==> flow/design.v <==
`timescale 1ns / 1ps
module alu_top(
    input             clk,
    input      [31:0] a_in,
    input      [31:0] b_in,
    input      [3:0]  aluc_in,
    output reg [31:0] r_out,
    output reg        zero_out,
    output reg        overflow_out
    );
    reg  [31:0] a_q, b_q;
    reg  [3:0]  aluc_q;
    wire [31:0] r;
    wire        zero, overflow;
    alu u_alu(.a(a_q), .b(b_q), .overflow(overflow), .zero(zero), .r(r), .aluc(aluc_q));
    always @(posedge clk) begin
        a_q          <= a_in;
        b_q          <= b_in;
        aluc_q       <= aluc_in;
        r_out        <= r;
        zero_out     <= zero;
        overflow_out <= overflow;
    end
endmodule

`timescale 1ns / 1ps
module alu(
    input [31:0]a,
    input [31:0]b,
    output overflow,
    output zero,
    output [31:0]r,
    input [3:0] aluc   
    );
    parameter Add    =    3'b000;     
    parameter Addu    =    3'b010;     
    parameter Sub    =     3'b001;     
    parameter Subu    =    3'b011;     
    parameter And    =    3'b100;     
    parameter Or    =    3'b101;     
    parameter Xor    =    3'b110;     
	 parameter Lui1    =    3'b111;     
	 wire signed [31:0] sa=a,sb=b;
	 reg [32:0]result;
always@(*)begin
        case(aluc)
            Addu: begin
                result=a+b;
            end
            Subu: begin
                result=a-b;
            end
            Add: begin
                result=sa+sb;
            end
            Sub: begin
                result=sa-sb;
            end
            And: begin
                result=a&b;
            end
            Or: begin
                result=a|b;
            end
            Xor: begin
                result=a^b;
            end
            Lui1: begin
				result = {b[15:0], 16'b0};
				end
            default:
                result=a+b;
        endcase
    end
    assign r=result[31:0];
    assign zero=(r==32'b0)?1:0;
    assign overflow=result[32];
endmodule
==> flow/config.mk <==
export PLATFORM = sky130hd
export DESIGN_NAME = alu_top
export DESIGN_NICKNAME = alu_top
export VERILOG_FILES = /design/flow/design.v
export SDC_FILE = /design/flow/constraint.sdc
export NUM_CORES = 4
export LEC_CHECK = 0
export CAP_MARGIN = 20
export CORE_MARGIN = 2
export CORE_UTILIZATION = 72
export CTS_CLUSTER_DIAMETER = 41
export CTS_CLUSTER_SIZE = 41
export MIN_ROUTING_LAYER = met1
export PLACE_DENSITY = 0.66
export SLEW_MARGIN = 40
export TNS_END_PERCENT = 50
==> flow/constraint.sdc <==
create_clock -name core_clock -period 5.34 [get_ports {clk}]
set_input_delay 1.0680 -clock core_clock [delete_from_list [all_inputs] [get_ports {clk}]]
set_output_delay 1.0680 -clock core_clock [all_outputs]
set_load 0.01 [all_outputs]
run.sh (not shown) runs the stock make flow with config.mk's settings and CLKGATE_MAP_FILE=.
The first run reached the layout checks and failed them: negative setup slack.
Then changed:
--- a/flow/config.mk
+++ b/flow/config.mk
@@ -10,7 +10,4 @@
 export CORE_UTILIZATION = 72
-export CTS_CLUSTER_DIAMETER = 41
-export CTS_CLUSTER_SIZE = 41
-export MIN_ROUTING_LAYER = met1
-export PLACE_DENSITY = 0.66
-export SLEW_MARGIN = 40
-export TNS_END_PERCENT = 50
+export CTS_CLUSTER_DIAMETER = 52
+export PLACE_DENSITY = 0.4
+export SLEW_MARGIN = 20
==> flow/constraint.sdc (replaced) <==
create_clock -name core_clock -period 5.48 [get_ports {clk}]
set_input_delay 1.0960 -clock core_clock [delete_from_list [all_inputs] [get_ports {clk}]]
set_output_delay 1.0960 -clock core_clock [all_outputs]
set_load 0.01 [all_outputs]
=> The new run died in global routing (5_1_grt); die area does not change; synthesized cell count does not change; synthesized area is unchanged.
Then changed:
--- a/flow/config.mk
+++ b/flow/config.mk
@@ -10,4 +10,5 @@
 export CORE_UTILIZATION = 72
-export CTS_CLUSTER_DIAMETER = 52
-export PLACE_DENSITY = 0.4
+export CTS_CLUSTER_DIAMETER = 51
+export CTS_CLUSTER_SIZE = 58
+export PLACE_DENSITY = 0.67
 export SLEW_MARGIN = 20
==> flow/constraint.sdc (replaced) <==
create_clock -name core_clock -period 5.42 [get_ports {clk}]
set_input_delay 1.0840 -clock core_clock [delete_from_list [all_inputs] [get_ports {clk}]]
set_output_delay 1.0840 -clock core_clock [all_outputs]
set_load 0.01 [all_outputs]
Outcome:
- The changed run completed, yet does not pass: negative setup slack
- area after synthesis stays the same
- die area does not change
- synthesized cell count does not change
Then changed:
--- a/flow/config.mk
+++ b/flow/config.mk
@@ -10,5 +10,3 @@
 export CORE_UTILIZATION = 72
-export CTS_CLUSTER_DIAMETER = 51
-export CTS_CLUSTER_SIZE = 58
-export PLACE_DENSITY = 0.67
+export PLACE_DENSITY = 0.66
 export SLEW_MARGIN = 20
==> flow/constraint.sdc (replaced) <==
create_clock -name core_clock -period 5.81 [get_ports {clk}]
set_input_delay 1.1620 -clock core_clock [delete_from_list [all_inputs] [get_ports {clk}]]
set_output_delay 1.1620 -clock core_clock [all_outputs]
set_load 0.01 [all_outputs]
Effect:
- The changed run ran to the end with violations: negative setup slack
- non-clock buffer count drops by 32
- via count climbs by 1.0%
- combinational power drops by about 8%
- final cell count drops by 2.2%
- sequential share of layout area climbs by 0.31 points
- first-iteration DRC count climbs by 8.7%
- global-route usage drops by 0.59 points
- maximum frequency drops by 5.3%
- count of clock-buffer cells in the layout stays the same
- final area drops by 1.7%

========
build 19:
Starts from the design.v that is shown in full above.
Settings: LEC_CHECK=0, CAP_MARGIN=20, CORE_MARGIN=2, CORE_UTILIZATION=71, CTS_CLUSTER_SIZE=58, PLACE_DENSITY=0.67, SLEW_MARGIN=20; clock period 5.0 ns.
Tool error GRT-0232 stopped build 19 during global routing; no final results.
Inputs modified between build 19 and build 12:
- swapping 71 for 72 in CORE_UTILIZATION
- clearing CTS_CLUSTER_SIZE, which used to be 58
- putting CTS_CLUSTER_DIAMETER at 62 where nothing was set
- swapping 0.67 for 0.66 in PLACE_DENSITY
- swapping 5.0 for 5.73 in the clock period (ns, I/O delays scaled along)
Notes after the runs:
The flow for build 12 finished, though final verification flagged negative setup slack. Share of flip-flops with an asynchronous set or reset: build 12 vs build 19 identical. Post-cts resize count for build 12: 13 down relative to build 19. Diff build 19..build 12 | average footprint of a synthesized cell | unchanged. Between build 19 and build 12, the flow reports area of the core decreasing slightly. On chip footprint: build 12 sits below build 19. Number of placed cells counting well taps: build 12 vs build 19 down about 9%. Of build 19 and build 12, the higher placer congestion estimate belongs to build 12.
Inputs modified between build 12 and build 15:
- CTS_CLUSTER_DIAMETER: 62 -> unset
- CORE_UTILIZATION: 72 -> 40
- PLACE_DENSITY: 0.66 -> unset
- the clock period (ns, I/O delays scaled along): 5.73 -> 6.0
Notes after the runs:
The flow did not stop early for build 15: all stages ran, and the layout cleared the timing, DRC and antenna checks.
Between build 15 and build 12, the sequential cell area in the final layout does not differ in any meaningful way.
Of build 15 and build 12, the lower layout filler cell count belongs to build 12.
Build 15 vs build 12 — cell count climbed by a little under 10%
Build 15 against build 12: global-route wire length before repair saw a decrease; overall global routing resource usage went down by 20 points; cell count along the critical path now sits lower; worst hold slack went down.
Build 15: non-clock buffer total of the final layout about 3% below build 12
What build 58 does differently from build 15 at the input level:
- an added CTS_CLUSTER_SIZE of 100
- an added TNS_END_PERCENT of 5
## What came out
- Build 58 -> build 15: number of instances in the synthesized netlist delta 0, exact match
- Changes observed in build 58 relative to build 15: path depth of the worst reg2reg path shows no meaningful change, cell count after placement shows no meaningful change.
- Any difference in switching power as a share of total power between build 58 and build 15 is small enough to ignore.
- Final tally of max-slew violations: build 15 vs build 58 identical
- Diff build 15 -> build 58: flip-flop count saw little to no change; number of cells in the finished layout apart from fillers flat; number of iterations in the first detailed-routing pass closely matched the old numbers; die area shows no meaningful change; required time at the worst-slack endpoint held.
- Comparing build 15 against build 58, there is no change at all in net switching power of the design.
> inputs changed (build 58 -> build 88)
- an added SETUP_SLACK_MARGIN of 1.58
- an added PLACE_DENSITY_LB_ADDON of 0.1
- an added CTS_CLUSTER_DIAMETER of 232
- a change of CORE_UTILIZATION from 40 to 58
- an added CORE_ASPECT_RATIO of 0.5
- an added ABC_AREA of 0
- a change of CORE_MARGIN from 2 to 9
- Share of the synthesized netlist area taken by xor and xnor gates: build 88 vs build 58 identical
- There was hardly any difference in count of library flops with an enable pin between build 58 and build 88.
- Compared with build 58, the detailed router inserted more vias in build 88.
- Build 88 ended up with a higher leakage power total than build 58 did.
- Changes observed in build 88 relative to build 58: met2 routed wirelength shows an increase of 5.4%, area of the core shows a reduction of about 34%.
- Relative to build 58, the post-layout total power measured on build 88 has increased slightly.
- The run showing the greater final period utilization is build 58.
[inputs] build 72 vs build 88
- PLACE_DENSITY_LB_ADDON no longer set, was 0.1
- CTS_CLUSTER_DIAMETER no longer set, was 232
- ABC_AREA no longer set, was 0
- CORE_ASPECT_RATIO no longer set, was 0.5
- TNS_END_PERCENT no longer set, was 5
- SETUP_SLACK_MARGIN no longer set, was 1.58
- CTS_CLUSTER_SIZE no longer set, was 100
- CORE_MARGIN now 2, was 9
- CORE_UTILIZATION now 20, was 58
- the clock period (ns, I/O delays scaled along) now 5.73, was 6.0
## What came out
- Of build 88 and build 72, the higher pin count of the biggest net entering global routing belongs to build 88.
- Measured against each other, build 88 and build 72 differ in number of fillers in the final layout, the lower figure coming from build 88.
- On utilization of the core after routing: build 72 sits below build 88.
- Relative to build 88, number of antenna violations at the first check in global routing has gone down in build 72.
- A start point of the critical path of b_q[8] is what build 72 shows, while b_q[9] belongs to build 88.
- The lower met1 usage of build 88 and build 72 is in build 72.

========
Starts from the design.v that is shown in full above.
Settings: LEC_CHECK=0, CAP_MARGIN=40, CORE_MARGIN=2, CORE_UTILIZATION=72, CTS_CLUSTER_DIAMETER=62, CTS_CLUSTER_SIZE=20, PLACE_DENSITY_LB_ADDON=0.28, SLEW_MARGIN=40; clock period 5.37 ns.
The first run aborted during global routing.
Then changed:
- CTS_CLUSTER_DIAMETER: 62 -> 51
- CTS_CLUSTER_SIZE: 20 -> 23
- PLACE_DENSITY: unset -> 0.67
- PLACE_DENSITY_LB_ADDON: 0.28 -> unset
- SLEW_MARGIN: 40 -> 20
- clock period: 5.37 -> 5.42 ns (I/O delays scaled with it)
After rerunning: Now the flow ran to the end with violations: negative setup slack. Die size stays the same. Area after synthesis does not change. Synthesized cell count does not change.
Then changed:
- CAP_MARGIN: 40 -> 20
- CORE_UTILIZATION: 72 -> 66
- CTS_CLUSTER_DIAMETER: 51 -> unset
- CTS_CLUSTER_SIZE: 23 -> unset
- PLACE_DENSITY: 0.67 -> unset
- clock period: 5.42 -> 4.88 ns (I/O delays scaled with it)
What happened: The new run produced a layout that fails on negative setup slack. Routed wire length went up by about a fifth. Sequential share of layout area shrinks by 1.7 points. Via count rose by roughly a tenth. Setup slack loses 780 ps. Die size is higher by a little under a tenth. Clock skew stays flat. Final area rises by roughly a tenth. Non-clock buffer count rose by 145. Synthesized cell count stays the same. Cell count went up by roughly a tenth.
Then changed:
- CORE_UTILIZATION: 66 -> 72
- CTS_CLUSTER_DIAMETER: unset -> 52
- PLACE_DENSITY: unset -> 0.37
- clock period: 4.88 -> 5.48 ns (I/O delays scaled with it)
What happened: This time the run never finished: it broke off in global routing on GRT-0232. Synthesized cell count does not change. Die area came out lower by 8.1%. Synthesized area does not change.
Power is estimated from default activity; no workload was simulated.
